==> flow/design.v <==
module spi_8byte (
    input wire clk,
    input wire rst_n,
    input wire sclk,
    input wire mosi,
    input wire ss,
    output wire miso,
    input wire pm,
    input wire [15:0] rate_inst,
    input wire [15:0] rate_avg,
    input wire [7:0] bpm_short_avg,
    input wire [7:0] bpm_long_avg,
    input wire [5:0] rr_short_avg,
    input wire [5:0] rr_long_avg,
    input wire pedal_flag,
    input wire expression_flag,
    input wire bpm_flag,
    input wire rr_flag,
    output reg [63:0] rx_data
);
    reg [1:0] sclk_sync, ss_sync, mosi_sync, pm_sync;
    always @(posedge clk) begin
        sclk_sync <= {sclk_sync[0], sclk};
        ss_sync <= {ss_sync[0], ss};
        mosi_sync <= {mosi_sync[0], mosi};
        pm_sync <= {pm_sync[0], pm};
    end
    wire sclk_rising = (sclk_sync == 2'b01);
    wire sclk_falling = (sclk_sync == 2'b10);
    wire ss_active = ~ss_sync[1];
    reg [5:0] bit_cnt;         
    reg [63:0] rx_buffer;
    reg [63:0] tx_buffer;
    reg miso_reg;
    assign miso = miso_reg;
    wire [63:0] tx_pack = {
        rate_inst,                               
        rate_avg,                                
        bpm_long_avg,                            
        bpm_short_avg,                           
        rr_long_avg [5:0],                       
        rr_short_avg[5:0],                       
        pedal_flag,                              
        (expression_flag | bpm_flag | rr_flag),   
        1'b0, pm_sync[1]                         
    };
    reg [63:0] tx_next;             
    always @(posedge clk or negedge rst_n) begin
        if (!rst_n) begin
            bit_cnt  <= 6'd0;
            rx_buffer <= 64'd0;
            tx_buffer <= 64'd0;
            rx_data <= 64'd0;
            miso_reg <= 1'b0;
        end else begin
            if (!ss_active) begin
                bit_cnt <= 6'd0;
                miso_reg <= 1'b0;
            end else begin
                if (sclk_falling) begin
                    rx_buffer <= {rx_buffer[62:0], mosi_sync[1]};
                    bit_cnt <= bit_cnt + 6'd1;
                    if (bit_cnt == 6'd63) begin
                        rx_data <= {rx_buffer[62:0], mosi_sync[1]};
                    end
                end
                if (sclk_rising) begin
                    if (bit_cnt == 6'd0) begin
                        tx_next = tx_pack;           
                    end else begin
                        tx_next = tx_buffer;         
                    end
                    miso_reg  <= tx_next[63];            
                    tx_buffer <= {tx_next[62:0], 1'b0}; 
                end
            end
        end
    end
endmodule
module multi_clock_divider (
    input wire clk,
    input wire rst_n,
    output reg tick_1hz,
    output reg tick_10hz
);
    reg [26:0] cnt_1hz;
    reg [23:0] cnt_10hz;
    localparam MAX_1HZ   = 27'd4_999;         
    localparam MAX_10HZ  = 24'd499;           
    always @(posedge clk or negedge rst_n) begin
        if (!rst_n) begin
            cnt_1hz <= 0;
            cnt_10hz <= 0;
            tick_1hz <= 0;
            tick_10hz <= 0;
        end else begin
            if (cnt_1hz == MAX_1HZ) begin
                cnt_1hz <= 0;
                tick_1hz <= 1;
            end else begin
                cnt_1hz <= cnt_1hz + 1;
                tick_1hz <= 0;
            end
            if (cnt_10hz == MAX_10HZ) begin
                cnt_10hz <= 0;
                tick_10hz <= 1;
            end else begin
                cnt_10hz <= cnt_10hz + 1;
                tick_10hz <= 0;
            end
        end
    end
endmodule
module check_pedal (
    input wire clk,
    input wire rst_n,
    input wire tick_10hz,
    input wire [7:0] pedal_buffer,
    output reg pedal_flag,
    output reg [15:0] rate_inst,
    output reg [15:0] rate_avg
);
    localparam [15:0] THRESH_LOW = 16'd25;     
    localparam [15:0] THRESH_HIGH = 16'd75;    
    localparam [15:0] THRESH_PEAK = 16'd99;    
    reg [7:0] pedal_curr;
    reg [7:0] pedal_prev;
    reg [15:0] rate_next;        
    reg [15:0] fir_reg [0:7];   
    reg [13:0] fir_sum;          
    reg [13:0] fir_sum_next;     
    reg [3:0] filled;            
    reg signed [9:0] diff_sample;    
    reg [9:0] delta_pos;             
    integer i;
    always @(posedge clk or negedge rst_n) begin
        if (!rst_n) begin
            pedal_flag <= 1'b0;
            pedal_curr <= 8'd0;
            pedal_prev <= 8'd0;
            rate_inst <= 16'd0;
            rate_next <= 16'd0;
            rate_avg <= 16'd0;
            for (i=0; i<8; i=i+1) fir_reg[i] <= 16'd0;
            fir_sum <= 14'd0;
            fir_sum_next <= 14'd0;
            filled <= 4'd0;
        end
        else if (tick_10hz) begin
            diff_sample = $signed({1'b0, pedal_buffer}) - $signed({1'b0, pedal_curr});
            delta_pos = (diff_sample > 0) ? diff_sample[9:0] : 10'd0;   
            rate_next = delta_pos * 16'd10;                             
            fir_sum_next = fir_sum - fir_reg[7] + rate_next;
            for (i=7; i>0; i=i-1) begin
                fir_reg[i] <= fir_reg[i-1];
            end
            fir_reg[0] <= rate_next;
            rate_inst <= rate_next;
            fir_sum <= fir_sum_next;
            rate_avg <= {2'b00, fir_sum_next} >> 3;   
            if (filled == 4'd8) begin
                if ( ((rate_next >= THRESH_LOW) && ( (fir_sum_next >> 3) >= THRESH_HIGH )) || (rate_next >= THRESH_PEAK) )
                    pedal_flag <= 1'b1;
                else
                    pedal_flag <= 1'b0;
            end
            else begin
                pedal_flag <= 1'b0;
            end
            pedal_prev <= pedal_curr;
            pedal_curr <= pedal_buffer;
            if (filled < 4'd8) filled <= filled + 4'd1;
        end
    end
endmodule
module check_expression(
    input wire clk,
    input wire rst_n,
    input wire [7:0] expression_buffer,
    output reg expression_flag
);
    localparam [7:0] exp_surprized = 8'd4;
    always @(posedge clk or negedge rst_n) begin
        if (!rst_n) begin
            expression_flag <= 1'b0;
        end
        else begin
            expression_flag <= (expression_buffer == exp_surprized);
        end
    end
endmodule
module check_bpm (
    input wire clk,
    input wire rst_n,
    input wire tick_10hz,
    input wire [7:0] bpm_buffer,
    output reg bpm_flag,
    output reg [7:0] short_avg,
    output reg [7:0] long_avg
);
    localparam integer SHORT_SAMPLES = 8;    
    localparam integer LONG_SAMPLES = 64;    
    localparam integer SUMS_WIDTH_S = 11;    
    localparam integer SUMS_WIDTH_L = 14;    
    reg [7:0] fir_short [0:SHORT_SAMPLES-1];
    reg [7:0] fir_long [0:LONG_SAMPLES-1];
    reg [SUMS_WIDTH_S-1:0] sum_short;
    reg [SUMS_WIDTH_L-1:0] sum_long;
    reg [3:0] filled_short;  
    reg [6:0] filled_long;   
    reg [7:0] prev_tail_s, prev_tail_l;      
    reg [SUMS_WIDTH_S-1:0] sum_short_next;
    reg [SUMS_WIDTH_L-1:0] sum_long_next;
    reg [SUMS_WIDTH_S+5-1:0] lhs;   
    reg [SUMS_WIDTH_L+3-1:0] rhs;   
    integer i;
    always @(posedge clk or negedge rst_n) begin
        if (!rst_n) begin
            bpm_flag <= 1'b0;
            sum_short <= {SUMS_WIDTH_S{1'b0}};
            sum_long <= {SUMS_WIDTH_L{1'b0}};
            filled_short <= 4'd0;
            filled_long <= 7'd0;
            short_avg <= 8'd0;
            long_avg <= 8'd0;
            for (i=0; i<SHORT_SAMPLES; i=i+1) fir_short[i] <= 8'd0;
            for (i=0; i<LONG_SAMPLES; i=i+1) fir_long[i]  <= 8'd0;
            prev_tail_s <= 8'd0;
            prev_tail_l <= 8'd0;
            sum_short_next <= {SUMS_WIDTH_S{1'b0}};
            sum_long_next <= {SUMS_WIDTH_L{1'b0}}; 
        end
        else if (tick_10hz) begin
            prev_tail_s = fir_short [SHORT_SAMPLES-1];
            prev_tail_l = fir_long [LONG_SAMPLES-1];
            sum_short_next = sum_short - {{(SUMS_WIDTH_S-8){1'b0}}, prev_tail_s} + {{(SUMS_WIDTH_S-8){1'b0}}, bpm_buffer};
            sum_long_next  = sum_long - {{(SUMS_WIDTH_L-8){1'b0}}, prev_tail_l} + {{(SUMS_WIDTH_L-8){1'b0}}, bpm_buffer};
            lhs = {5'd0, sum_short_next} << 5;
            rhs = (sum_long_next * 5);
            if ( (filled_short == SHORT_SAMPLES[3:0]) && (filled_long == LONG_SAMPLES[6:0]) )
                bpm_flag <= (lhs >= rhs);
            else
                bpm_flag <= 1'b0;
            for (i=SHORT_SAMPLES-1; i>0; i=i-1) begin
                fir_short[i] <= fir_short[i-1];
            end
            fir_short[0] <= bpm_buffer;
            for (i=LONG_SAMPLES-1; i>0; i=i-1) begin
                fir_long[i] <= fir_long[i-1];
            end
            fir_long[0] <= bpm_buffer;
            sum_short <= sum_short_next;
            sum_long  <= sum_long_next;
            short_avg <= sum_short_next >> 3;   
            long_avg  <= sum_long_next  >> 6;   
            if (filled_short < SHORT_SAMPLES[3:0]) filled_short <= filled_short + 4'd1;
            if (filled_long  < LONG_SAMPLES[6:0]) filled_long  <= filled_long  + 7'd1;
        end
    end
endmodule
module check_respiration(
    input wire clk,
    input wire rst_n,
    input wire tick_1hz,
    input wire [7:0]  rr_buffer,
    output reg rr_flag,
    output reg [5:0] short_avg,
    output reg [5:0] long_avg
);
    localparam integer SHORT_SAMPLES = 16;       
    localparam integer LONG_SAMPLES = 120;       
    localparam integer SUMS_WIDTH_S = 12;        
    localparam integer SUMS_WIDTH_L = 15;        
    localparam integer CMP_WIDTH = 32;          
    reg [7:0] fir_short [0:SHORT_SAMPLES-1];
    reg [7:0] fir_long [0:LONG_SAMPLES -1];
    reg [SUMS_WIDTH_S-1:0] sum_short, sum_short_next;
    reg [SUMS_WIDTH_L-1:0] sum_long , sum_long_next;
    reg [4:0] filled_short;  
    reg [6:0] filled_long;   
    reg [7:0] prev_tail_s, prev_tail_l;
    reg [CMP_WIDTH-1:0] lhs, rhs;
    reg [7:0] short_avg8;
    reg [7:0] long_avg8;
    integer i;
    always @(posedge clk or negedge rst_n) begin
        if (!rst_n) begin
            rr_flag <= 1'b0;
            sum_short <= {SUMS_WIDTH_S{1'b0}};
            sum_long <= {SUMS_WIDTH_L{1'b0}};
            sum_short_next <= {SUMS_WIDTH_S{1'b0}};
            sum_long_next <= {SUMS_WIDTH_L{1'b0}};
            filled_short <= 5'd0;
            filled_long <= 7'd0;
            short_avg <= 6'd0;
            long_avg <= 6'd0;
            short_avg8 <= 8'd0;
            long_avg8 <= 8'd0;
            for (i=0; i<SHORT_SAMPLES; i=i+1) fir_short[i] <= 8'd0;
            for (i=0; i<LONG_SAMPLES;  i=i+1) fir_long[i] <= 8'd0;
            prev_tail_s <= 8'd0;
            prev_tail_l <= 8'd0;
        end
        else if (tick_1hz) begin
            prev_tail_s = fir_short[SHORT_SAMPLES-1];
            prev_tail_l = fir_long [LONG_SAMPLES -1];
            sum_short_next = sum_short - {{(SUMS_WIDTH_S-8){1'b0}}, prev_tail_s} + {{(SUMS_WIDTH_S-8){1'b0}}, rr_buffer};
            sum_long_next  = sum_long- {{(SUMS_WIDTH_L-8){1'b0}}, prev_tail_l} + {{(SUMS_WIDTH_L-8){1'b0}}, rr_buffer};
            lhs = {{(CMP_WIDTH-SUMS_WIDTH_S){1'b0}}, sum_short_next} * 32'd2400;
            rhs = {{(CMP_WIDTH-SUMS_WIDTH_L){1'b0}}, sum_long_next } * 32'd368;
            if ( (filled_short == SHORT_SAMPLES[4:0]) && (filled_long == LONG_SAMPLES[6:0]) )
                rr_flag <= (lhs >= rhs);
            else
                rr_flag <= 1'b0;
            for (i=SHORT_SAMPLES-1; i>0; i=i-1) begin
                fir_short[i] <= fir_short[i-1];
            end
            fir_short[0] <= rr_buffer;
            for (i=LONG_SAMPLES-1; i>0; i=i-1) begin
                fir_long[i] <= fir_long[i-1];
            end
            fir_long[0] <= rr_buffer;
            sum_short <= sum_short_next;
            sum_long <= sum_long_next;
            short_avg8 <= sum_short_next >> 4;        
            long_avg8 <= sum_long_next  / 8'd120;    
            if (short_avg8 > 8'd63) 
                short_avg <= 6'd63;
            else
                short_avg <= short_avg8[5:0];
            if (long_avg8  > 8'd63)
                long_avg  <= 6'd63;
            else 
                long_avg  <= long_avg8[5:0];
            if (filled_short < SHORT_SAMPLES[4:0]) filled_short <= filled_short + 5'd1;
            if (filled_long  < LONG_SAMPLES[6:0])  filled_long  <= filled_long  + 7'd1;
        end
    end
endmodule
module drive_device (
    input wire clk,
    input wire rst_n,
    input wire pedal_flag,
    input wire expression_flag,
    input wire bpm_flag,
    input wire rr_flag,
    output wire pm,
    output reg drive
);
    parameter CLK_FREQ = 5_000;          
    parameter HIGH_SEC = 1;              
    parameter LOW_SEC = 2;               
    localparam S_IDLE = 2'b00;
    localparam S_HIGH = 2'b01;
    localparam S_LOW = 2'b10;
    localparam HIGH_COUNT = CLK_FREQ * HIGH_SEC;  
    localparam LOW_COUNT = CLK_FREQ * LOW_SEC;   
    reg [1:0] state;
    reg [31:0] counter;  
    assign pm = pedal_flag && (expression_flag || bpm_flag || rr_flag);
    always @(posedge clk or negedge rst_n) begin
        if (!rst_n) begin
            state <= S_IDLE;
            counter <= 32'd0;
            drive <= 1'b0;
        end else begin
            case (state)
                S_IDLE: begin
                    drive <= 1'b0;
                    if (pm) begin
                        state <= S_HIGH;
                        counter <= HIGH_COUNT - 1;
                        drive <= 1'b1;
                    end
                end
                S_HIGH: begin
                    drive <= 1'b1;
                    if (counter != 0) begin
                        counter <= counter - 1'b1;
                    end else begin
                        state <= S_LOW;
                        counter <= LOW_COUNT - 1;
                        drive <= 1'b0;
                    end
                end
                S_LOW: begin
                    drive <= 1'b0;
                    if (counter != 0) begin
                        counter <= counter - 1'b1;
                    end else begin
                        state <= S_IDLE;
                    end
                end
                default: begin
                    state <= S_IDLE;
                    counter <= 32'd0;
                    drive <= 1'b0;
                end
            endcase
        end
    end
endmodule
module PMPD(
    input wire clk,
    input wire rst_n,
    input wire sclk,
    input wire mosi,
    input wire ss,
    output wire miso,            
    output wire drive
);
    wire [63:0] state_buffer;
    wire pm;
    wire [15:0] rate_inst;
    wire [15:0] rate_avg;
    wire [7:0] bpm_short_avg;
    wire [7:0] bpm_long_avg;
    wire [5:0] rr_short_avg;
    wire [5:0] rr_long_avg;
    wire pedal_flag;
    wire expression_flag;
    wire bpm_flag;
    wire rr_flag;
    spi_8byte spi (
        .clk(clk),
        .rst_n(rst_n),
        .sclk(sclk),
        .mosi(mosi),
        .ss(ss), 
        .miso(miso), 
        .pm(pm),
        .rate_inst(rate_inst),
        .rate_avg(rate_avg),
        .bpm_short_avg(bpm_short_avg),
        .bpm_long_avg(bpm_long_avg),
        .rr_short_avg(rr_short_avg),
        .rr_long_avg(rr_long_avg),
        .pedal_flag(pedal_flag),
        .expression_flag(expression_flag),
        .bpm_flag(bpm_flag),
        .rr_flag(rr_flag),
        .rx_data(state_buffer)
    );
    wire tick_1hz;
    wire tick_10hz;
    multi_clock_divider prescaler(
        .clk(clk),
        .rst_n(rst_n),
        .tick_1hz(tick_1hz),
        .tick_10hz(tick_10hz)
    );
    check_pedal check_pedal(
        .clk(clk),
        .rst_n(rst_n),
        .tick_10hz(tick_10hz),
        .pedal_buffer(state_buffer[31:24]),
        .pedal_flag(pedal_flag),
        .rate_inst(rate_inst),
        .rate_avg(rate_avg)
    );
    check_expression check_expression(
        .clk(clk),
        .rst_n(rst_n),
        .expression_buffer(state_buffer[23:16]),
        .expression_flag(expression_flag)        
    );
    check_bpm check_bpm(
        .clk(clk),
        .rst_n(rst_n),
        .tick_10hz(tick_10hz),
        .bpm_buffer(state_buffer[15:8]),
        .bpm_flag(bpm_flag),
        .short_avg(bpm_short_avg),
        .long_avg(bpm_long_avg)
    );
    check_respiration check_respiration(
        .clk(clk),
        .rst_n(rst_n),
        .tick_1hz(tick_1hz),
        .rr_buffer(state_buffer[7:0]),
        .rr_flag(rr_flag),
        .short_avg(rr_short_avg),
        .long_avg(rr_long_avg)
    );
    drive_device drive_device(
        .clk(clk),
        .rst_n(rst_n),
        .pedal_flag(pedal_flag),
        .expression_flag(expression_flag),
        .bpm_flag(bpm_flag),
        .rr_flag(rr_flag),
        .pm(pm),
        .drive(drive)
    );
endmodule
==> flow/run.sh <==
#!/bin/bash
# the make line also repeats each setting of config.mk as NAME=value (left out here)
make -C /OpenROAD-flow-scripts/flow DESIGN_CONFIG=/design/flow/config.mk WORK_HOME=/design/flow/orfs CLKGATE_MAP_FILE= finish
==> flow/config.mk <==
export PLATFORM = sky130hd
export DESIGN_NAME = PMPD
export DESIGN_NICKNAME = PMPD
export VERILOG_FILES = /design/flow/design.v
export SDC_FILE = /design/flow/constraint.sdc
export NUM_CORES = 4
export LEC_CHECK = 0
export ABC_AREA = 0
export CAP_MARGIN = 10
export CORE_MARGIN = 2
export CORE_UTILIZATION = 72
export CTS_CLUSTER_SIZE = 23
export PLACE_DENSITY_LB_ADDON = 0.0
export SETUP_SLACK_MARGIN = 1.53
export SLEW_MARGIN = 20
==> flow/constraint.sdc <==
create_clock -name core_clock -period 5.28 [get_ports {clk}]
set_input_delay 1.0560 -clock core_clock [delete_from_list [all_inputs] [get_ports {clk}]]
set_output_delay 1.0560 -clock core_clock [all_outputs]
set_load 0.01 [all_outputs]
==> results.json, run 1 <==
{
  "core-area_um2": 112800,
  "cts_sinks": 1930,
  "fin_hold_ws_ps": 294.8,
  "die_h_um": 341.9,
  "wl_per_cell_um": 17.68,
  "ant_nets": 0,
  "worstSetupPathType": "flip-flop to flip-flop",
  "rrSetupSlack_ps": -1150,
  "rows": 123,
  "worstMarginPinSlew_ps": 1067,
  "clock_latency_ps": 810,
  "first_global_vias": 48545,
  "fillCellCount": 5725,
  "synth_seq_share": 0.5872,
  "grt_usage": 0.2468,
  "grt_overflow_total": 0,
  "status": "finished with violations",
  "grt_max_degree": 195,
  "xor_share": 0.02016,
  "antennaDiodeCount": 0,
  "p_per_area_nw_per_um2": 304.3,
  "fp_util": 0.7285,
  "hold_buffers": 0,
  "combinationalPower_mw": 0.488,
  "io_buffer_count": 6,
  "path_delay_family": "adder cells",
  "pwr.group.clock_mw": 13.4,
  "ys_sh_simple": 0.03459,
  "warnings": 67,
  "hold_path.class": "input pin to asynchronous set/reset pin",
  "endpoint": "check_respiration.rr_flag",
  "place.gp.congestion": 0.8595,
  "max-slew-margin-rel": 0.2884,
  "topCellsByArea": "dfrtp_1 (58%), mux2_2 (22%), ha_1 (3.8%)",
  "wirelength_um": 139400,
  "synthAoiAreaFrac": 0.03881,
  "top_logic_kind": "multiplexers",
  "synth_warnings": 12,
  "crit_path_top_delay_cell": "fa_1",
  "finalSetupTns_ps": -4345,
  "cts_tree": "yes",
  "slew_viol_final": 0,
  "worstPathArrival_ps": 7070,
  "vias": 44809,
  "area_growth_syn_to_layout_pct": 14.84,
  "fp.dieW_um": 341.9,
  "top_area_cell": "dfrtp_1",
  "dr.first_iter.drc_count": 2121,
  "max_cap_viol_count": 0,
  "syn_avg_cell_area_um2": 13.95,
  "yosysTopAreaCellShare": 0.5849,
  "rsz0062_at_grt": "true",
  "synth_cell_types": 88,
  "die-area_um2": 116900,
  "drc": 0,
  "p_sw_mw": 5.973,
  "place_ws_ps": -1141,
  "worst_slack_ps": -1154,
  "r2r_end": "check_respiration.rr_flag",
  "synth_stat.cells": 5891,
  "fmax_mhz": 155.4,
  "startpoint_type": "flip-flop",
  "power-top-group": "sequential cells",
  "finalCritPeriodShare": 1.219,
  "common_cells": "dfrtp_1 (1921), mux2_2 (1639), inv_1 (364), ha_1 (247), nand2_1 (218)",
  "path_clk_slew_ps": 70,
  "r2r-start": "spi.rx_data[1]",
  "report.final.setup_viol": 10,
  "intPower_mw": 22.75,
  "finish.utilization": 0.8367,
  "synthFlopType": "dfrtp_1",
  "worstPathRequired_ps": 5920,
  "viasPerCell": 5.681,
  "fin_crit_ps": 6434,
  "cpPeakStageDelay_ps": 570,
  "hold_viol": 0,
  "worst-path-stages": 33,
  "fin_nets": 6580,
  "top_cell": "dfrtp_1",
  "htree_levels": 4,
  "critPathMaxFanout": 3,
  "syn_inst": 5891,
  "hpwl_um": 82690,
  "adder_share": 0.05892,
  "ys_seq_elements": 1930,
  "pwr-share-comb": 0.017,
  "syn_area_um2": 82190,
  "cts_buffers": 182,
  "clock_power_share": 0.465,
  "mux_share": 0.2322,
  "seq_power_mw": 14.9,
  "crit_path_start": "spi.rx_data[1]",
  "ios": 7,
  "synth-edff-count": 0,
  "critPathMostFrequentCell": "a21oi_2",
  "r2r.worst_path.cells": 33,
  "end_kind": "flip-flop",
  "ys_area_um2": 82190,
  "pwr-share-seq": 0.518,
  "root_buffer": "clkbuf_16",
  "fin_area_um2": 94380,
  "leakagePower_nw": 48.31,
  "swShare": 0.2080,
  "placed_area_um2": 86640,
  "clock_skew_ps": 58.42,
  "check-failures": "negative setup slack",
  "cts_buffer_depth": 3,
  "grt_pass1_wl_um": 238500,
  "path_buffers": 4,
  "drtPass1Iterations": 5,
  "ir_worst_vdd_v": 0.0003787,
  "antenna_found_initial": 0,
  "ys_async_sr_fraction": 0.9959
}
## per-stage QoR
step | total power [mW] | instances
finish | 28.72 | 7888
floorplan | 15.24 | 5895
global placement | 15.62 | 7503
detailed placement | 15.63 | 7503
global route | 29.70 | 7888
CTS | 29.02 | 7863
## layer usage
layer | global-route usage | vias to the layer above | share of wire
li1 | - | 21095 | -
met1 | 0.3306 | 22871 | 0.43
met2 | 0.4214 | 548 | 0.51
met3 | 0.03201 | 295 | 0.027
met4 | 0.08489 | 0 | 0.031
met5 | 0 | - | 0
## cell type report
type,count,area (µm²),share of cell area
sequential,1930,48270,0.5114
multi-input combinational,3356,33110,0.3508
clock buffer,269,5405,0.05727
timing repair buffer,402,3503,0.03712
tap,1500,1877,0.01988
inverter,369,1405,0.01489
clock inverter,62,819.5,0.008683
## repair_timing
item / 4_1_cts / 5_1_grt
cloned: 0 / 0
buffers inserted: 29 / 24
gates resized: 112 / 113
pin swaps: 72 / 83
setup endpoints to repair: 28 / 38
==> inputs of run 2 (changes only) <==
ABC_AREA = default   (was 0)
CAP_MARGIN = 0   (was 10)
CELL_PAD_IN_SITES_GLOBAL_PLACEMENT = 1   (was default)
CORE_ASPECT_RATIO = 0.8   (was default)
CORE_MARGIN = 9   (was 2)
CORE_UTILIZATION = 70   (was 72)
CTS_CLUSTER_SIZE = default   (was 23)
GPL_TIMING_DRIVEN = 0   (was default)
PLACE_DENSITY_LB_ADDON = default   (was 0.0)
SETUP_SLACK_MARGIN = default   (was 1.53)
SLEW_MARGIN = 30   (was 20)
TNS_END_PERCENT = 15   (was default)
clock period = 10.0 ns   (was 5.28 ns; I/O delays follow)
==> run 2 against run 1 <==
The run now finishes clean; synthesized cell count stayed put; sequential share of layout area grew 2.1 points; area after synthesis unchanged; count of clock-buffer cells in the layout is 26 lower; critical path type unchanged; largest power group unchanged; highest routed layer is now met5.
==> results.json, run 2 <==
{
  "ys_seq_elements": 1930,
  "grt_max_degree": 136,
  "syn_avg_cell_area_um2": 13.95,
  "synthFlopType": "dfrtp_1",
  "core-area_um2": 115600,
  "cts_buffer_depth": 3,
  "place.gp.congestion": 0.8571,
  "power-top-group": "sequential cells",
  "syn_area_um2": 82190,
  "worstSetupPathType": "flip-flop to flip-flop",
  "path_buffers": 6,
  "ios": 7,
  "pwr-share-seq": 0.523,
  "fp.dieW_um": 401.1,
  "seq_power_mw": 7.84,
  "place_ws_ps": 1990,
  "wl_per_cell_um": 19.57,
  "grt_overflow_total": 0,
  "clock_latency_ps": 810,
  "finalCritPeriodShare": 0.8052,
  "antenna_found_initial": 4,
  "io_buffer_count": 6,
  "viasPerCell": 5.794,
  "rrSetupSlack_ps": 1950,
  "fmax_mhz": 124.2,
  "clock_skew_ps": 33.97,
  "slew_viol_final": 0,
  "combinationalPower_mw": 0.243,
  "cts-resized-gates": 0,
  "cts_tree": "yes",
  "min_to": "spi.mosi_sync[1]",
  "r2r_end": "check_respiration.rr_flag",
  "synthAoiAreaFrac": 0.03881,
  "rows": 111,
  "grt_pass1_wl_um": 254300,
  "fp_util": 0.7112,
  "finish.utilization": 0.7847,
  "r2r.worst_path.cells": 31,
  "fin_nets": 6434,
  "die_h_um": 324.5,
  "rsz0062_at_grt": "false",
  "synth_cell_types": 88,
  "die-area_um2": 130100,
  "worst-path-stages": 31,
  "worstMarginPinSlew_ps": 1036,
  "fin_crit_ps": 8052,
  "path_delay_family": "AND-OR/OR-AND gates",
  "swShare": 0.2107,
  "report.final.setup_viol": 0,
  "critPathMostFrequentCell": "inv_1",
  "htree_levels": 4,
  "cts_buffers": 176,
  "topCellsByArea": "dfrtp_1 (58%), mux2_2 (22%), ha_1 (3.8%)",
  "worstPathArrival_ps": 8740,
  "holdCritStartpoint": "spi.mosi_sync[0]",
  "max-slew-margin-rel": 0.3096,
  "crit_path_start": "spi.rx_data[1]",
  "pwr-share-comb": 0.016,
  "area_growth_syn_to_layout_pct": 10.32,
  "worstPathRequired_ps": 10690,
  "clock_power_share": 0.460,
  "intPower_mw": 11.83,
  "ir_worst_vdd_v": 0.0001961,
  "xor_share": 0.02016,
  "yosysTopAreaCellShare": 0.5849,
  "startpoint_type": "flip-flop",
  "pwr.group.clock_mw": 6.90,
  "p_sw_mw": 3.158,
  "hold_buffers": 0,
  "hold_depth": 0,
  "ys_sh_simple": 0.03459,
  "synth_stat.cells": 5891,
  "hold_viol": 0,
  "top_cell": "dfrtp_1",
  "first_global_vias": 47938,
  "endpoint": "check_respiration.rr_flag",
  "p_per_area_nw_per_um2": 165.3,
  "ys_area_um2": 82190,
  "vias": 44958,
  "root_buffer": "clkbuf_16",
  "synth_warnings": 12,
  "leakagePower_nw": 46.33,
  "mux_share": 0.2322,
  "ys_async_sr_fraction": 0.9959,
  "cts_sinks": 1930,
  "finalSetupTns_ps": 0,
  "power_mw": 14.99,
  "syn_inst": 5891,
  "synth_seq_share": 0.5872,
  "common_cells": "dfrtp_1 (1921), mux2_2 (1639), inv_1 (364), ha_1 (247), nand2_1 (218)",
  "ant_nets": 0,
  "drc": 0,
  "path_clk_slew_ps": 80,
  "max_cap_viol_count": 0,
  "drtPass1Iterations": 5,
  "wirelength_um": 151800,
  "cpPeakStageDelay_ps": 770,
  "crit_path_top_delay_cell": "xor2_1",
  "adder_share": 0.05892,
  "warnings": 79,
  "top_area_cell": "dfrtp_1",
  "top_logic_kind": "multiplexers",
  "status": "no timing/DRC/antenna violations",
  "grt_usage": 0.2368,
  "end_kind": "flip-flop",
  "r2r-start": "spi.rx_data[1]",
  "worst_slack_ps": 1948,
  "post_cts_buffers": 0,
  "synth-edff-count": 0,
  "hold_path.class": "flip-flop to flip-flop",
  "dr.first_iter.drc_count": 2587,
  "hpwl_um": 103400,
  "critPathMaxFanout": 10
}
-- run 2: layout make-up --
class                           count  area [µm²]
Tap cell                         1525        1908
Sequential cell                  1930       48260
Clock buffer                      243        5050
Clock inverter                     72       969.7
Fill cell                        6713       24880
Antenna cell                        3       7.507
Timing Repair Buffer               22       518.0
Inverter                          369        1395
Buffer                            240       920.9
Multi-Input combinational cell   3356       31640
-- run 2: stage by stage --
stage                     hold WS (ps)  cells  instance area [µm²]
after CTS                        327.3   7757                90650
after global placement           312.5   7426                84170
after detailed placement         312.1   7442                84630
after floorplan                  309.6   5895                82200
after global routing             333.1   7757                90660
final                            327.2   7760                90670
-- run 2: per-layer routing --
| metal | up-vias | part of all wire | global-route usage |
|---|---|---|---|
| li1 | 20845 | - | - |
| met1 | 23340 | 0.48 | 0.3546 |
| met2 | 568 | 0.47 | 0.3709 |
| met3 | 203 | 0.036 | 0.03822 |
| met4 | 2 | 0.016 | 0.04897 |
| met5 | - | 0.000086 | 0 |
==> inputs of run 3 (changes only) <==
CAP_MARGIN = 20   (was 0)
CELL_PAD_IN_SITES_GLOBAL_PLACEMENT = default   (was 1)
CORE_ASPECT_RATIO = default   (was 0.8)
CORE_MARGIN = 2   (was 9)
CORE_UTILIZATION = 72   (was 70)
CTS_CLUSTER_SIZE = 25   (was default)
GPL_TIMING_DRIVEN = default   (was 0)
PLACE_DENSITY_LB_ADDON = 0.0   (was default)
SETUP_SLACK_MARGIN = 1.16   (was default)
SLEW_MARGIN = 20   (was 30)
TNS_END_PERCENT = default   (was 15)
clock period = 4.45 ns   (was 10.0 ns; I/O delays follow)
==> run 3 against run 2 <==
Now fails the layout checks on negative setup slack; sequential cell count stayed put; worst hold slack lost 180 ps; global-route usage increased by 1.1 points; sequential power up 120%; via count up 0.63%; design area increased by 5.0%; clock power increased by 140%; critical path depth grew 3; clock skew is 9.7 ps higher; routed wire length is 6.8% lower; register-to-register slack got worse by 3900 ps; critical path type unchanged; critical endpoint unchanged; largest power group unchanged.
==> results.json, run 3 <==
{
  "rsz0062_at_grt": "true",
  "root_buffer": "clkbuf_16",
  "worst_slack_ps": -1957,
  "intPower_mw": 27.42,
  "area_growth_syn_to_layout_pct": 15.84,
  "path_buffers": 5,
  "worstMarginPinSlew_ps": 1136,
  "hpwl_um": 85430,
  "fin_crit_ps": 6407,
  "met2_usage": 0.4269,
  "path_delay_family": "adder cells",
  "fp.dieW_um": 341.9,
  "p_per_area_nw_per_um2": 363.3,
  "status": "finished with violations",
  "die_h_um": 341.9,
  "mux_share": 0.2322,
  "xor_share": 0.02016,
  "use_met1": 0.3325,
  "htree_levels": 4,
  "synth-edff-count": 0,
  "clock_skew_ps": 43.69,
  "hold_buffers": 0,
  "worst-path-stages": 34,
  "cts_buffers": 182,
  "synth_stat.cells": 5891,
  "pwr.group.clock_mw": 16.3,
  "worstPathArrival_ps": 7070,
  "common_cells": "dfrtp_1 (1921), mux2_2 (1639), inv_1 (364), ha_1 (247), nand2_1 (218)",
  "pwr-share-seq": 0.510,
  "leakagePower_nw": 48.77,
  "critPathMostFrequentCell": "a21oi_2",
  "syn_avg_cell_area_um2": 13.95,
  "finish.utilization": 0.8440,
  "topCellsByArea": "dfrtp_1 (58%), mux2_2 (22%), ha_1 (3.8%)",
  "r2r-start": "spi.rx_data[1]",
  "ir_worst_vdd_v": 0.0004104,
  "cts_sinks": 1930,
  "grt_overflow_total": 0,
  "hold_viol": 0,
  "io_buffer_count": 6,
  "finalCritPeriodShare": 1.440,
  "report.final.setup_viol": 18,
  "max-slew-margin-rel": 0.2424,
  "max_cap_viol_count": 0,
  "finalSetupTns_ps": -16780,
  "cpPeakStageDelay_ps": 530,
  "final_cells": 7958,
  "r2r_end": "check_respiration.rr_flag",
  "ant_nets": 0,
  "rrSetupSlack_ps": -1960,
  "swShare": 0.2071,
  "ys_seq_elements": 1930,
  "drtPass1Iterations": 5,
  "clock_latency_ps": 800,
  "top_cell": "dfrtp_1",
  "r2r.worst_path.cells": 34,
  "path_clk_slew_ps": 70,
  "synthAoiAreaFrac": 0.03881,
  "warnings": 60,
  "slew_viol_final": 0,
  "placed_cells": 7568,
  "clock_power_share": 0.472,
  "p_sw_mw": 7.162,
  "cts_tree": "yes",
  "end_kind": "flip-flop",
  "synthFlopType": "dfrtp_1",
  "fillCellCount": 5638,
  "rows": 123,
  "endpoint": "check_respiration.rr_flag",
  "ys_area_um2": 82190,
  "grt.busiest_layer": "met2",
  "die-area_um2": 116900,
  "ys_async_sr_fraction": 0.9959,
  "syn_area_um2": 82190,
  "fmax_mhz": 156.1,
  "synth_seq_share": 0.5872,
  "core-area_um2": 112800,
  "pwr-share-comb": 0.018,
  "top_area_cell": "dfrtp_1",
  "vias": 45243,
  "drc": 0,
  "ys_sh_simple": 0.03459,
  "antennaDiodeCount": 0,
  "place.gp.congestion": 0.8711,
  "seq_power_mw": 17.6,
  "fin_nets": 6645,
  "worstSetupPathType": "flip-flop to flip-flop",
  "wl_per_cell_um": 17.78,
  "power-top-group": "sequential cells",
  "startpoint_type": "flip-flop",
  "hold_path.class": "input pin to asynchronous set/reset pin",
  "crit_path_start": "spi.rx_data[1]",
  "grt_usage": 0.2478,
  "syn_inst": 5891,
  "combinationalPower_mw": 0.609,
  "antenna_found_initial": 0,
  "wirelength_um": 141500,
  "critPathMaxFanout": 3,
  "adder_share": 0.05892,
  "crit_path_top_delay_cell": "fa_1",
  "cts_buffer_depth": 3,
  "check-failures": "negative setup slack",
  "ios": 7,
  "yosysTopAreaCellShare": 0.5849,
  "grt_pass1_wl_um": 239500,
  "dr.first_iter.drc_count": 2222,
  "top_logic_kind": "multiplexers",
  "grt_max_degree": 197,
  "synth_warnings": 12,
  "viasPerCell": 5.685,
  "synth_cell_types": 88,
  "fp_util": 0.7285,
  "first_global_vias": 48606,
  "met3_usage": 0.03484,
  "worstPathRequired_ps": 5110
}
## run 3: layout make-up
type / instances / area (µm²) / area share
inverters: 369 / 1405 / 0.01476
flip-flops and latches: 1930 / 48270 / 0.5070
repair buffers: 467 / 4151 / 0.04361
clock inverters: 68 / 1051 / 0.01104
well taps: 1500 / 1877 / 0.01971
multi-input cells: 3356 / 33060 / 0.3473
clock buffers: 268 / 5391 / 0.05663
## run 3: metrics by stage
| step | total power, mW | cell area (µm²) | hold WS (ps) | setup slack [ps] |
|---|---|---|---|---|
| 2_1_floorplan | 18.08 | 82790 | 309.6 | -1651 |
| 3_3_place_gp | 18.56 | 87360 | 311.9 | -1914 |
| 3_5_place_dp | 18.58 | 87360 | 316.0 | -2006 |
| 4_1_cts | 34.93 | 94460 | 144.9 | -1896 |
| 5_1_grt | 35.74 | 95210 | 175.4 | -2267 |
| 6_report | 34.58 | 95210 | 149.7 | -1957 |
## run 3: routing by layer
metal | routed length [µm] | up-vias
met5 | 0 | -
met4 | 3558 | 0
met3 | 4137 | 259
met2 | 72830 | 543
met1 | 61000 | 23219
li1 | - | 21222
## run 3: timing repair
item	4_1_cts	5_1_grt
resized	106	117
buffers inserted	29	25
pin swaps	54	99
endpoints found under the setup margin	45	57
==> inputs of run 4 (changes only) <==
CORE_UTILIZATION = 68   (was 72)
CTS_CLUSTER_SIZE = default   (was 25)
PLACE_DENSITY_LB_ADDON = default   (was 0.0)
SETUP_SLACK_MARGIN = default   (was 1.16)
clock period = 4.91 ns   (was 4.45 ns; I/O delays follow)
==> run 4 against run 3 <==
The layout still fails its checks (negative setup slack); highest routed layer unchanged; area after synthesis is the same; design area decreased by 0.91%; critical path depth fell by 2; largest power group unchanged.
==> results.json, run 4 <==
{
  "worstSetupPathType": "flip-flop to flip-flop",
  "core-area_um2": 120000,
  "cts_buffer_depth": 3,
  "met2_usage": 0.3628,
  "check-failures": "negative setup slack",
  "hpwl_um": 81840,
  "finalSetupTns_ps": -8658,
  "synthFlopType": "dfrtp_1",
  "topCellsByArea": "dfrtp_1 (58%), mux2_2 (22%), ha_1 (3.8%)",
  "htree_levels": 4,
  "synth_warnings": 12,
  "crit_path_top_delay_cell": "fa_1",
  "rsz0062_at_grt": "true",
  "ys_area_um2": 82190,
  "syn_avg_cell_area_um2": 13.95,
  "die-area_um2": 123700,
  "fillCellCount": 7227,
  "warnings": 72,
  "end_kind": "flip-flop",
  "grt_max_degree": 197,
  "p_sw_mw": 6.474,
  "seq_power_mw": 16.0,
  "fp.dieW_um": 351.7,
  "worstPathRequired_ps": 5590,
  "xor_share": 0.02016,
  "synth_stat.cells": 5891,
  "worst-path-stages": 32,
  "top_cell": "dfrtp_1",
  "power-top-group": "sequential cells",
  "area_growth_syn_to_layout_pct": 14.79,
  "max_cap_viol_count": 0,
  "dr.first_iter.drc_count": 2438,
  "antenna_found_initial": 1,
  "cts_buffers": 185,
  "pwr-share-seq": 0.521,
  "status": "finished with violations",
  "adder_share": 0.05892,
  "finalCritPeriodShare": 1.295,
  "power_mw": 30.67,
  "report.final.setup_viol": 14,
  "fin_hold_ws_ps": 161.2,
  "path_clk_slew_ps": 60,
  "cpPeakStageDelay_ps": 520,
  "fin_crit_ps": 6359,
  "first_global_vias": 46430,
  "placed_area_um2": 87140,
  "pwr.group.clock_mw": 14.1,
  "startpoint_type": "flip-flop",
  "met3_usage": 0.03365,
  "ys_seq_elements": 1930,
  "hold_buffers": 0,
  "grt_pass1_wl_um": 226100,
  "fin_nets": 6616,
  "ys_sh_simple": 0.03459,
  "top_logic_kind": "multiplexers",
  "grt.busiest_layer": "met2",
  "root_buffer": "clkbuf_16",
  "viasPerCell": 5.505,
  "wirelength_um": 130500,
  "critPathMaxFanout": 3,
  "drtPass1Iterations": 5,
  "path_delay_family": "adder cells",
  "r2r.worst_path.cells": 32,
  "worst_slack_ps": -1449,
  "mux_share": 0.2322,
  "synth_seq_share": 0.5872,
  "wl_per_cell_um": 16.23,
  "worstPathArrival_ps": 7040,
  "worstMarginPinSlew_ps": 1073,
  "io_buffer_count": 6,
  "grt_overflow_total": 0,
  "syn_area_um2": 82190,
  "cts_sinks": 1930,
  "place.gp.congestion": 0.8458,
  "ir_worst_vdd_v": 0.0003871,
  "intPower_mw": 24.20,
  "ant_nets": 0,
  "rrSetupSlack_ps": -1450,
  "clock_latency_ps": 810,
  "antennaDiodeCount": 0,
  "synth-edff-count": 0,
  "path_buffers": 8,
  "swShare": 0.2111,
  "syn_inst": 5891,
  "leakagePower_nw": 48.34,
  "fmax_mhz": 157.3,
  "die_h_um": 351.7,
  "cts_tree": "yes",
  "synth_cell_types": 88,
  "top_area_cell": "dfrtp_1",
  "max-slew-margin-rel": 0.2847,
  "r2r-start": "spi.rx_data[1]",
  "common_cells": "dfrtp_1 (1921), mux2_2 (1639), inv_1 (364), ha_1 (247), nand2_1 (218)",
  "clock_power_share": 0.461,
  "ys_async_sr_fraction": 0.9959,
  "vias": 44265,
  "finish.utilization": 0.7864,
  "pwr-share-comb": 0.017,
  "fp_util": 0.6850,
  "slew_viol_final": 0,
  "use_met1": 0.3094,
  "hold_path.class": "input pin to asynchronous set/reset pin",
  "hold_viol": 0,
  "p_per_area_nw_per_um2": 325.1,
  "synthAoiAreaFrac": 0.03881,
  "drc": 0,
  "grt_usage": 0.2194,
  "r2r_end": "check_respiration.rr_flag",
  "clock_skew_ps": 58.16,
  "rows": 127,
  "combinationalPower_mw": 0.533,
  "ios": 7,
  "endpoint": "check_respiration.rr_flag",
  "fin_area_um2": 94340,
  "yosysTopAreaCellShare": 0.5849,
  "crit_path_start": "spi.rx_data[1]"
}
-- run 4: per-layer routing --
metal | part of all wire | wire [µm]
met4 | 0.017 | 2233
met5 | 0 | 0
met1 | 0.46 | 60280
met2 | 0.49 | 64460
met3 | 0.027 | 3528
-- run 4: cell type report --
class                   count  area [µm²]  area share
multi-input cells        3356       32810      0.3477
well taps                1612        2017     0.02138
clock buffers             280        5498     0.05827
flip-flops and latches   1930       48270      0.5116
repair buffers            435        3692     0.03914
inverters                 369        1395     0.01479
clock inverters            59       669.4    0.007095
-- run 4: per-stage QoR --
stage / instances / setup WS (ps)
floorplan: 5895 / -1191
global placement: 7660 / -1459
detailed placement: 7660 / -1527
CTS: 8032 / -1365
global route: 8041 / -1804
finish: 8041 / -1449
-- run 4: what timing repair did --
item | CTS | global route
gates resized | 85 | 65
pin swaps | 88 | 72
setup buffers | 38 | 13
setup endpoints to repair | 14 | 17
==> inputs of run 5 (changes only) <==
CELL_PAD_IN_SITES_DETAIL_PLACEMENT = 1   (was default)
CORE_ASPECT_RATIO = 1.38   (was default)
CORE_MARGIN = 10   (was 2)
CORE_UTILIZATION = 59   (was 68)
GPL_ROUTABILITY_DRIVEN = 0   (was default)
PLACE_DENSITY_LB_ADDON = 0.15   (was default)
SETUP_SLACK_MARGIN = -0.35   (was default)
TNS_END_PERCENT = 35   (was default)
clock period = 5.57 ns   (was 4.91 ns; I/O delays follow)
==> run 5 against run 4 <==
Still fails the layout checks on negative setup slack; sequential cell count is the same; largest power group unchanged; critical endpoint unchanged; sequential share of layout area is 0.56 points higher; die area increased by 25%; clock power is about 10% lower.
==> results.json, run 5 <==
{
  "syn_avg_cell_area_um2": 13.95,
  "rsz0062_at_grt": "true",
  "htree_levels": 4,
  "grt.busiest_layer": "met2",
  "clock_skew_ps": 36.39,
  "syn_area_um2": 82190,
  "top_cell": "dfrtp_1",
  "p_per_area_nw_per_um2": 290.3,
  "clock_power_share": 0.461,
  "fp_util": 0.5950,
  "r2r_end": "check_respiration.rr_flag",
  "topCellsByArea": "dfrtp_1 (58%), mux2_2 (22%), ha_1 (3.8%)",
  "ys_async_sr_fraction": 0.9959,
  "met2_usage": 0.4679,
  "first_global_vias": 55740,
  "r2r-start": "check_respiration.sum_short[1]",
  "syn_inst": 5891,
  "worstMarginPinSlew_ps": 1065,
  "ir_worst_vdd_v": 0.0003316,
  "root_buffer": "clkbuf_16",
  "worst-path-stages": 33,
  "finalSetupTns_ps": -8036,
  "fillCellCount": 12235,
  "worstPathArrival_ps": 7840,
  "hpwl_um": 101600,
  "fin_area_um2": 93320,
  "fp.dieW_um": 337.7,
  "mux_share": 0.2322,
  "cts_sinks": 1930,
  "synth-edff-count": 0,
  "power-top-group": "sequential cells",
  "fmax_mhz": 139.9,
  "rrSetupSlack_ps": -1580,
  "grt_pass1_wl_um": 316300,
  "finalCritPeriodShare": 1.283,
  "power_mw": 27.09,
  "use_met1": 0.2959,
  "synthFlopType": "dfrtp_1",
  "end_kind": "flip-flop",
  "dr.first_iter.drc_count": 2877,
  "r2r.worst_path.cells": 33,
  "crit_path_top_delay_cell": "fa_1",
  "placed_cells": 7749,
  "wl_per_cell_um": 25.03,
  "startpoint_type": "flip-flop",
  "swShare": 0.2249,
  "pwr-share-comb": 0.018,
  "finish.utilization": 0.6756,
  "met3_usage": 0.03184,
  "final_cells": 8109,
  "p_sw_mw": 6.093,
  "max-slew-margin-rel": 0.2900,
  "io_buffer_count": 6,
  "top_logic_kind": "multiplexers",
  "slew_viol_final": 0,
  "worstSetupPathType": "flip-flop to flip-flop",
  "ys_seq_elements": 1930,
  "critPathMaxFanout": 3,
  "vias": 48095,
  "endpoint": "check_respiration.rr_flag",
  "grt_usage": 0.2547,
  "grt_overflow_total": 0,
  "combinationalPower_mw": 0.497,
  "die_h_um": 458.4,
  "max_cap_viol_count": 0,
  "seq_power_mw": 14.1,
  "cts_tree": "yes",
  "ios": 7,
  "ys_area_um2": 82190,
  "pwr-share-seq": 0.520,
  "common_cells": "dfrtp_1 (1921), mux2_2 (1639), inv_1 (364), ha_1 (247), nand2_1 (218)",
  "fin_nets": 6516,
  "hold_buffers": 0,
  "synth_warnings": 12,
  "clock_latency_ps": 840,
  "status": "finished with violations",
  "pwr.group.clock_mw": 12.5,
  "cpPeakStageDelay_ps": 560,
  "viasPerCell": 5.931,
  "synth_cell_types": 88,
  "crit_path_start": "check_respiration.sum_short[1]",
  "ys_sh_simple": 0.03459,
  "report.final.setup_viol": 12,
  "path_clk_slew_ps": 70,
  "check-failures": "negative setup slack",
  "adder_share": 0.05892,
  "leakagePower_nw": 47.71,
  "path_buffers": 4,
  "cts_buffer_depth": 3,
  "die-area_um2": 154800,
  "yosysTopAreaCellShare": 0.5849,
  "synth_stat.cells": 5891,
  "antenna_found_initial": 2,
  "xor_share": 0.02016,
  "intPower_mw": 20.99,
  "wirelength_um": 203000,
  "warnings": 76,
  "core-area_um2": 138100,
  "fin_crit_ps": 7146,
  "rows": 160,
  "ant_nets": 0,
  "placed_area_um2": 86580,
  "area_growth_syn_to_layout_pct": 13.55,
  "worst_slack_ps": -1576,
  "hold_viol": 0,
  "hold_path.class": "input pin to asynchronous set/reset pin",
  "synth_seq_share": 0.5872,
  "grt_max_degree": 177,
  "path_delay_family": "adder cells",
  "cts_buffers": 179,
  "synthAoiAreaFrac": 0.03881,
  "worstPathRequired_ps": 6260,
  "drc": 0,
  "drtPass1Iterations": 5,
  "top_area_cell": "dfrtp_1"
}
[run 5: final cells by class]
cell class,instances,area (µm²),area share
Timing Repair Buffer,341,2967,0.03179
Antenna cell,2,5.005,0.00005363
Tap cell,1782,2230,0.02389
Clock inverter,59,638.1,0.006838
Sequential cell,1930,48270,0.5172
Inverter,369,1395,0.01495
Clock buffer,270,5234,0.05608
Multi-Input combinational cell,3356,32590,0.3492
[run 5: metrics by stage]
step / worst slack, ps / hold WS, ps
after floorplan: -530.5 / 309.6
after global placement: -850.3 / 309.6
after detailed placement: -1109 / 313.6
after CTS: -1257 / 253.6
after global routing: -1720 / 291.4
final: -1576 / 241.3
[run 5: metal layers]
layer  vias to the layer above  share of wire
met4                         0          0.047
met3                       660          0.029
li1                      20906              -
met1                     25394           0.38
met2                      1135           0.54
met5                         -              0
[run 5: timing repair]
action                     CTS  global route
setup endpoints to repair    9            12
buffers inserted            18            15
cloned                       0             0
resized                     80            71
pin swaps                   54            74
==> inputs of run 6 (changes only) <==
ABC_AREA = 1   (was default)
CAP_MARGIN = 5   (was 20)
CELL_PAD_IN_SITES_DETAIL_PLACEMENT = default   (was 1)
CORE_ASPECT_RATIO = 0.89   (was 1.38)
CORE_MARGIN = 2   (was 10)
CORE_UTILIZATION = 60   (was 59)
CTS_CLUSTER_DIAMETER = 291   (was default)
GPL_ROUTABILITY_DRIVEN = default   (was 0)
GPL_TIMING_DRIVEN = 0   (was default)
HOLD_SLACK_MARGIN = 0.17   (was default)
PLACE_DENSITY_LB_ADDON = default   (was 0.15)
SETUP_SLACK_MARGIN = -0.83   (was -0.35)
TNS_END_PERCENT = default   (was 35)
clock period = 10.0 ns   (was 5.57 ns; I/O delays follow)
==> run 6 against run 5 <==
The run now finishes clean; design area fell by 1.5%; register-to-register slack better by 3600 ps; critical path type unchanged; largest power group unchanged; global-route usage is 2.7 points higher; highest routed layer unchanged; largest cell class unchanged.
==> results.json, run 6 <==
{
  "clock_latency_ps": 810,
  "p_sw_mw": 3.309,
  "status": "no timing/DRC/antenna violations",
  "end_kind": "flip-flop",
  "top_logic_kind": "simple AND/OR/NAND/NOR gates",
  "worstSetupPathType": "flip-flop to flip-flop",
  "mux_share": 0.0001363,
  "adder_share": 0.05850,
  "worstPathArrival_ps": 8740,
  "cts_buffers": 188,
  "seq_power_mw": 7.87,
  "swShare": 0.2122,
  "intPower_mw": 12.29,
  "warnings": 70,
  "max_cap_viol_count": 0,
  "synth_stat.cells": 9036,
  "r2r-start": "spi.rx_data[1]",
  "synthFlopType": "dfrtp_1",
  "p_per_area_nw_per_um2": 169.7,
  "pwr.group.clock_mw": 7.46,
  "top_area_cell": "dfrtp_1",
  "hold_path.class": "flip-flop to flip-flop",
  "ys_sh_simple": 0.1387,
  "synth-edff-count": 0,
  "path_buffers": 6,
  "topCellsByArea": "dfrtp_1 (58%), nand2_1 (11%), o21ai_0 (10%)",
  "startpoint_type": "flip-flop",
  "crit_path_start": "spi.rx_data[1]",
  "wl_per_cell_um": 17.15,
  "path_clk_slew_ps": 60,
  "top_cell": "nand2_1",
  "syn_inst": 9036,
  "synth_warnings": 12,
  "synthAoiAreaFrac": 0.1208,
  "cts_tree": "yes",
  "antennaDiodeCount": 0,
  "leakagePower_nw": 44.48,
  "synth_seq_share": 0.5843,
  "ir_worst_vdd_v": 0.0001617,
  "cts-resized-gates": 0,
  "power-top-group": "sequential cells",
  "die_h_um": 354.0,
  "place.gp.congestion": 0.8549,
  "endpoint": "check_respiration.rr_flag",
  "finalCritPeriodShare": 0.8003,
  "hpwl_um": 137700,
  "fmax_mhz": 125.0,
  "io_buffer_count": 6,
  "drc": 0,
  "vias": 59337,
  "critPathMostFrequentCell": "inv_1",
  "min_to": "spi.pm_sync[1]",
  "cts_buffer_depth": 3,
  "core-area_um2": 136800,
  "critPathMaxFanout": 6,
  "first_global_vias": 59484,
  "syn_area_um2": 82600,
  "grt_overflow_total": 0,
  "slew_viol_final": 0,
  "clock_skew_ps": 33.09,
  "fin_crit_ps": 8003,
  "root_buffer": "clkbuf_16",
  "wirelength_um": 192400,
  "fp_util": 0.6039,
  "max-slew-margin-rel": 0.1952,
  "grt_pass1_wl_um": 318100,
  "hold_depth": 0,
  "holdCritStartpoint": "spi.pm_sync[0]",
  "pwr-share-comb": 0.017,
  "path_delay_family": "adder cells",
  "area_growth_syn_to_layout_pct": 11.28,
  "placed_area_um2": 85360,
  "fp.dieW_um": 397.3,
  "fin_nets": 9589,
  "grt_usage": 0.2821,
  "syn_avg_cell_area_um2": 9.141,
  "rsz0062_at_grt": "false",
  "ys_area_um2": 82600,
  "synth_cell_types": 58,
  "die-area_um2": 140600,
  "ant_nets": 0,
  "viasPerCell": 5.287,
  "dr.first_iter.drc_count": 4352,
  "r2r_end": "check_respiration.rr_flag",
  "combinationalPower_mw": 0.267,
  "worst-path-stages": 34,
  "ys_async_sr_fraction": 0.9959,
  "worst_slack_ps": 1997,
  "r2r.worst_path.cells": 34,
  "placed_cells": 10880,
  "drtPass1Iterations": 6,
  "rows": 128,
  "antenna_found_initial": 1,
  "grt_max_degree": 154,
  "ys_seq_elements": 1930,
  "post_cts_buffers": 0,
  "yosysTopAreaCellShare": 0.5820,
  "finish.utilization": 0.6720,
  "htree_levels": 4,
  "cts_sinks": 1930,
  "worstMarginPinSlew_ps": 1207,
  "cpPeakStageDelay_ps": 900,
  "crit_path_top_delay_cell": "xnor2_1",
  "worstPathRequired_ps": 10740,
  "final_cells": 11224,
  "xor_share": 0.01760,
  "common_cells": "nand2_1 (2444), dfrtp_1 (1921), o21ai_0 (1677), inv_1 (1338), clkbuf_1 (406)",
  "clock_power_share": 0.478,
  "hold_viol": 0,
  "rrSetupSlack_ps": 2000,
  "fin_area_um2": 91920,
  "place_ws_ps": 1963,
  "hold_buffers": 0,
  "fillCellCount": 11171,
  "finalSetupTns_ps": 0,
  "report.final.setup_viol": 0,
  "ios": 7,
  "pwr-share-seq": 0.504
}
==> run 6: through the flow <==
step,hold slack (ps),total power [mW]
after global routing,332.3,16.08
after floorplan,309.6,8.081
after CTS,329.7,15.72
after detailed placement,314.3,8.287
after global placement,314.0,8.338
final,327.9,15.60
==> run 6: final cells by class <==
type	instances	area [µm²]	share of cell area
flip-flops and latches	1930	48260	0.5250
inverters	1348	5060	0.05505
multi-input cells	5351	27760	0.3020
clock inverters	69	991.0	0.01078
clock buffers	275	5568	0.06058
well taps	1820	2277	0.02477
plain buffers	411	1543	0.01678
repair buffers	20	462.9	0.005037
==> run 6: routing by layer <==
layer / up-vias / part of all wire / track usage / wire [µm]
li1: 28753 / - / - / -
met1: 29241 / 0.47 / 0.4179 / 90740
met2: 1081 / 0.46 / 0.4446 / 88960
met3: 262 / 0.041 / 0.03562 / 7973
met4: 0 / 0.025 / 0.07500 / 4754
met5: - / 0 / 0 / 0
==> inputs of run 7 (changes only) <==
CAP_MARGIN = 0   (was 5)
CELL_PAD_IN_SITES_DETAIL_PLACEMENT = 1   (was default)
CORE_ASPECT_RATIO = 1.22   (was 0.89)
CORE_MARGIN = 7   (was 2)
HOLD_SLACK_MARGIN = 0.1   (was 0.17)
MIN_ROUTING_LAYER = met1   (was default)
SLEW_MARGIN = 10   (was 20)
clock period = 14.0 ns   (was 10.0 ns; I/O delays follow)
==> run 7 against run 6 <==
Setup slack better by 3800 ps; worst hold slack better by 23 ps; global-route usage increased by 6.2 points; critical path type unchanged; total power down 28%; fmax is 2.6% lower; clock power shrank 28%; clock skew shrank 8.5 ps; sequential power is 29% lower; combinational power is 25% lower.
==> results.json, run 7 <==
{
  "htree_levels": 4,
  "syn_avg_cell_area_um2": 9.141,
  "synth_cell_types": 58,
  "cts-resized-gates": 0,
  "common_cells": "nand2_1 (2444), dfrtp_1 (1921), o21ai_0 (1677), inv_1 (1338), clkbuf_1 (406)",
  "intPower_mw": 8.712,
  "synth-edff-count": 0,
  "mux_share": 0.0001363,
  "end_kind": "flip-flop",
  "pwr-share-comb": 0.018,
  "fp_util": 0.6037,
  "syn_area_um2": 82600,
  "holdCritStartpoint": "spi.pm_sync[0]",
  "worstPathArrival_ps": 8950,
  "clock_power_share": 0.480,
  "status": "no timing/DRC/antenna violations",
  "fp.dieW_um": 349.9,
  "io_buffer_count": 6,
  "adder_share": 0.05850,
  "synth_seq_share": 0.5843,
  "p_sw_mw": 2.477,
  "seq_power_mw": 5.62,
  "xor_share": 0.01760,
  "ios": 7,
  "die-area_um2": 148300,
  "wl_per_cell_um": 22.49,
  "grt_max_degree": 165,
  "critPathMostFrequentCell": "nand2_1",
  "clock_skew_ps": 24.64,
  "slew_viol_final": 0,
  "min_to": "spi.pm_sync[1]",
  "path_delay_family": "simple AND/OR/NAND/NOR gates",
  "worst-path-stages": 39,
  "ir_worst_vdd_v": 0.0001234,
  "cts_buffer_depth": 3,
  "synth_warnings": 12,
  "endpoint": "check_pedal.pedal_flag",
  "pwr-share-seq": 0.502,
  "die_h_um": 423.8,
  "crit_path_top_delay_cell": "fa_1",
  "rsz0062_at_grt": "false",
  "dr.first_iter.drc_count": 4268,
  "fin_nets": 9586,
  "post_cts_buffers": 0,
  "ys_async_sr_fraction": 0.9959,
  "finalCritPeriodShare": 0.5868,
  "top_cell": "nand2_1",
  "place.gp.congestion": 0.8696,
  "synthAoiAreaFrac": 0.1208,
  "wirelength_um": 252600,
  "viasPerCell": 5.740,
  "ff_latch_area_um2": 48260,
  "ys_area_um2": 82600,
  "top_logic_kind": "simple AND/OR/NAND/NOR gates",
  "yosysTopAreaCellShare": 0.5820,
  "topCellsByArea": "dfrtp_1 (58%), nand2_1 (11%), o21ai_0 (10%)",
  "report.final.setup_viol": 0,
  "fin_crit_ps": 8215,
  "fillCellCount": 15202,
  "top_area_cell": "dfrtp_1",
  "hold_depth": 0,
  "layout.area.comb_um2": 27760,
  "rrSetupSlack_ps": 5790,
  "cpPeakStageDelay_ps": 510,
  "first_global_vias": 73621,
  "cts_tree": "yes",
  "grt_usage": 0.3439,
  "path_clk_slew_ps": 60,
  "hold_viol": 0,
  "hold_buffers": 0,
  "swShare": 0.2214,
  "crit_path_start": "spi.rx_data[24]",
  "core-area_um2": 136800,
  "cts_buffers": 186,
  "syn_inst": 9036,
  "r2r.worst_path.cells": 39,
  "drtPass1Iterations": 7,
  "vias": 64452,
  "fmax_mhz": 121.7,
  "ant_nets": 0,
  "power-top-group": "sequential cells",
  "worstMarginPinSlew_ps": 1281,
  "critPathMaxFanout": 4,
  "ys_seq_elements": 1930,
  "synth_stat.cells": 9036,
  "r2r-start": "spi.rx_data[24]",
  "power_mw": 11.19,
  "drc": 0,
  "antenna_found_initial": 6,
  "hold_path.class": "flip-flop to flip-flop",
  "grt_overflow_total": 0,
  "grt_pass1_wl_um": 406500,
  "hpwl_um": 163500,
  "leakagePower_nw": 44.42,
  "finalSetupTns_ps": 0,
  "max_cap_viol_count": 0,
  "warnings": 79,
  "rows": 150,
  "root_buffer": "clkbuf_16",
  "ys_sh_simple": 0.1387,
  "worstSetupPathType": "flip-flop to flip-flop",
  "pwr.group.clock_mw": 5.37,
  "startpoint_type": "flip-flop",
  "clock_latency_ps": 840,
  "path_buffers": 5,
  "r2r_end": "check_pedal.pedal_flag",
  "cts_sinks": 1930,
  "area_growth_syn_to_layout_pct": 11.16,
  "worstPathRequired_ps": 14730,
  "combinationalPower_mw": 0.200,
  "p_per_area_nw_per_um2": 121.9,
  "synthFlopType": "dfrtp_1",
  "max-slew-margin-rel": 0.1459
}
## run 7: final cells by class
type,count,share of cell area
diodes,4,0.0001090
plain buffers,411,0.01680
clock buffers,281,0.06107
clock inverters,61,0.009349
inverters,1348,0.05511
multi-input cells,5351,0.3023
flip-flops and latches,1930,0.5256
well taps,1824,0.02486
repair buffers,19,0.004743
## run 7: per-stage QoR
step	cell area, µm²	worst slack [ps]	utilization	hold slack (ps)	std cells
after floorplan	82610	7521	-	309.6	9040
after global routing	91800	5485	0.6710	348.2	11226
after detailed placement	85330	5989	0.6237	344.7	10883
after global placement	84950	-75930	0.6209	312.2	10870
after CTS	91800	5925	0.6710	355.3	11225
final	91810	5785	0.6710	350.9	11229
## run 7: routing by layer
layer	part of all wire	GRT usage	wire length [µm]	vias to the layer above
li1	-	-	-	28691
met1	0.37	0.3938	94520	33249
met2	0.52	0.6168	131600	1685
met3	0.038	0.04740	9635	823
met4	0.066	0.1965	16700	4
met5	0.00025	0	64	-
==> inputs of run 8 (changes only) <==
ABC_AREA = default   (was 1)
CAP_MARGIN = 20   (was 0)
CELL_PAD_IN_SITES_DETAIL_PLACEMENT = default   (was 1)
CORE_ASPECT_RATIO = default   (was 1.22)
CORE_MARGIN = 2   (was 7)
CORE_UTILIZATION = 72   (was 60)
CTS_CLUSTER_DIAMETER = default   (was 291)
CTS_CLUSTER_SIZE = 32   (was default)
GPL_ROUTABILITY_DRIVEN = 0   (was default)
GPL_TIMING_DRIVEN = default   (was 0)
HOLD_SLACK_MARGIN = default   (was 0.1)
MIN_ROUTING_LAYER = default   (was met1)
PLACE_DENSITY_LB_ADDON = 0.0   (was default)
SETUP_SLACK_MARGIN = -0.36   (was -0.83)
SLEW_MARGIN = 20   (was 10)
clock period = 5.48 ns   (was 14.0 ns; I/O delays follow)
==> run 8 against run 7 <==
Worst hold slack got worse by 44 ps; first-iteration DRC count fell by 50%; sequential power rose to 2.5 times the previous value; clock power rose by 140%; largest cell class unchanged; design area grew 1.6%; clock skew rose by 20 ps; largest power group unchanged; combinational power is 130% higher; critical path type unchanged; global-route usage decreased by 11 points; area after synthesis is 0.50% lower; final cell count is 30% lower; now fails the layout checks on negative setup slack; register-to-register slack got worse by 6700 ps.
==> results.json, run 8 <==
{
  "status": "finished with violations",
  "check-failures": "negative setup slack",
  "syn_inst": 5891,
  "startpoint_type": "flip-flop",
  "max_cap_viol_count": 0,
  "path_clk_slew_ps": 60,
  "cts_buffer_depth": 3,
  "fp_util": 0.7285,
  "area_growth_syn_to_layout_pct": 13.44,
  "worstPathRequired_ps": 6110,
  "ys_sh_simple": 0.03459,
  "synthFlopType": "dfrtp_1",
  "adder_share": 0.05892,
  "ys_async_sr_fraction": 0.9959,
  "syn_avg_cell_area_um2": 13.95,
  "rrSetupSlack_ps": -950,
  "clock_latency_ps": 780,
  "end_kind": "flip-flop",
  "slew_viol_final": 0,
  "synth_stat.cells": 5891,
  "grt_usage": 0.2371,
  "leakagePower_nw": 47.90,
  "endpoint": "check_respiration.rr_flag",
  "wirelength_um": 133500,
  "crit_path_top_delay_cell": "fa_1",
  "hold_path.class": "input pin to asynchronous set/reset pin",
  "warnings": 67,
  "clock_skew_ps": 44.86,
  "top_cell": "dfrtp_1",
  "hpwl_um": 80960,
  "drc": 0,
  "cpPeakStageDelay_ps": 550,
  "critPathMostFrequentCell": "a21oi_2",
  "r2r_end": "check_respiration.rr_flag",
  "swShare": 0.2057,
  "fin_area_um2": 93230,
  "power-top-group": "sequential cells",
  "grt_overflow_total": 0,
  "hold_viol": 0,
  "path_buffers": 5,
  "root_buffer": "clkbuf_16",
  "clock_power_share": 0.469,
  "yosysTopAreaCellShare": 0.5849,
  "combinationalPower_mw": 0.464,
  "io_buffer_count": 6,
  "synth-edff-count": 0,
  "crit_path_start": "check_respiration.sum_short[1]",
  "synth_seq_share": 0.5872,
  "p_sw_mw": 5.727,
  "worstPathArrival_ps": 7060,
  "power_mw": 27.84,
  "top_area_cell": "dfrtp_1",
  "fin_nets": 6524,
  "hold_buffers": 0,
  "final_cells": 7838,
  "met2_usage": 0.4133,
  "pwr-share-comb": 0.017,
  "intPower_mw": 22.12,
  "worst_slack_ps": -951.1,
  "antenna_found_initial": 0,
  "worstSetupPathType": "flip-flop to flip-flop",
  "worstMarginPinSlew_ps": 1132,
  "ios": 7,
  "pwr.group.clock_mw": 13.1,
  "syn_area_um2": 82190,
  "fin_hold_ws_ps": 306.8,
  "synth_cell_types": 88,
  "max-slew-margin-rel": 0.2456,
  "rows": 123,
  "cts_tree": "yes",
  "first_global_vias": 47991,
  "synthAoiAreaFrac": 0.03881,
  "grt.busiest_layer": "met2",
  "fin_crit_ps": 6431,
  "die-area_um2": 116900,
  "ys_seq_elements": 1930,
  "pwr-share-seq": 0.514,
  "met3_usage": 0.03373,
  "use_met1": 0.3164,
  "htree_levels": 4,
  "mux_share": 0.2322,
  "path_delay_family": "adder cells",
  "top_logic_kind": "multiplexers",
  "core-area_um2": 112800,
  "grt_pass1_wl_um": 231300,
  "ant_nets": 0,
  "placed_area_um2": 86260,
  "synth_warnings": 12,
  "grt_max_degree": 221,
  "ir_worst_vdd_v": 0.0003418,
  "rsz0062_at_grt": "true",
  "seq_power_mw": 14.3,
  "r2r.worst_path.cells": 34,
  "xor_share": 0.02016,
  "critPathMaxFanout": 3,
  "fmax_mhz": 155.5,
  "wl_per_cell_um": 17.03,
  "fp.dieW_um": 341.9,
  "finalCritPeriodShare": 1.174,
  "drtPass1Iterations": 5,
  "dr.first_iter.drc_count": 2153,
  "report.final.setup_viol": 6,
  "placed_cells": 7477,
  "r2r-start": "check_respiration.sum_short[1]",
  "die_h_um": 341.9,
  "antennaDiodeCount": 0,
  "viasPerCell": 5.660,
  "cts_sinks": 1930,
  "common_cells": "dfrtp_1 (1921), mux2_2 (1639), inv_1 (364), ha_1 (247), nand2_1 (218)",
  "topCellsByArea": "dfrtp_1 (58%), mux2_2 (22%), ha_1 (3.8%)",
  "p_per_area_nw_per_um2": 298.6,
  "cts_buffers": 184,
  "worst-path-stages": 34,
  "ys_area_um2": 82190,
  "place_ws_ps": -1018,
  "vias": 44366,
  "fillCellCount": 5931
}
run 8: metrics by stage:
stage | setup TNS (ps) | util
global placement | -2545 | 0.7646
CTS | -3679 | 0.8214
detailed placement | -3872 | 0.7647
global route | -5833 | 0.8265
finish | -2314 | 0.8265
floorplan | -965.2 | -
run 8: repair_timing:
item | CTS | global route
resized | 3 | 101
endpoints found under the setup margin | 5 | 10
pin swaps | 6 | 85
setup buffers | 4 | 19
run 8: layer usage:
metal,part of all wire,routed length [µm]
met5,0,0
met2,0.51,68570
met1,0.44,58880
met4,0.020,2677
met3,0.025,3391
run 8: cell type report:
type	instances	area (µm²)	share of cell area
Timing Repair Buffer	344	2914	0.03125
Sequential cell	1930	48270	0.5177
Tap cell	1500	1877	0.02013
Clock inverter	62	895.9	0.009609
Clock buffer	277	5456	0.05852
Multi-Input combinational cell	3356	32430	0.3478
Inverter	369	1395	0.01496
Power figures rest on the tool's default switching activity, not on a simulated workload.
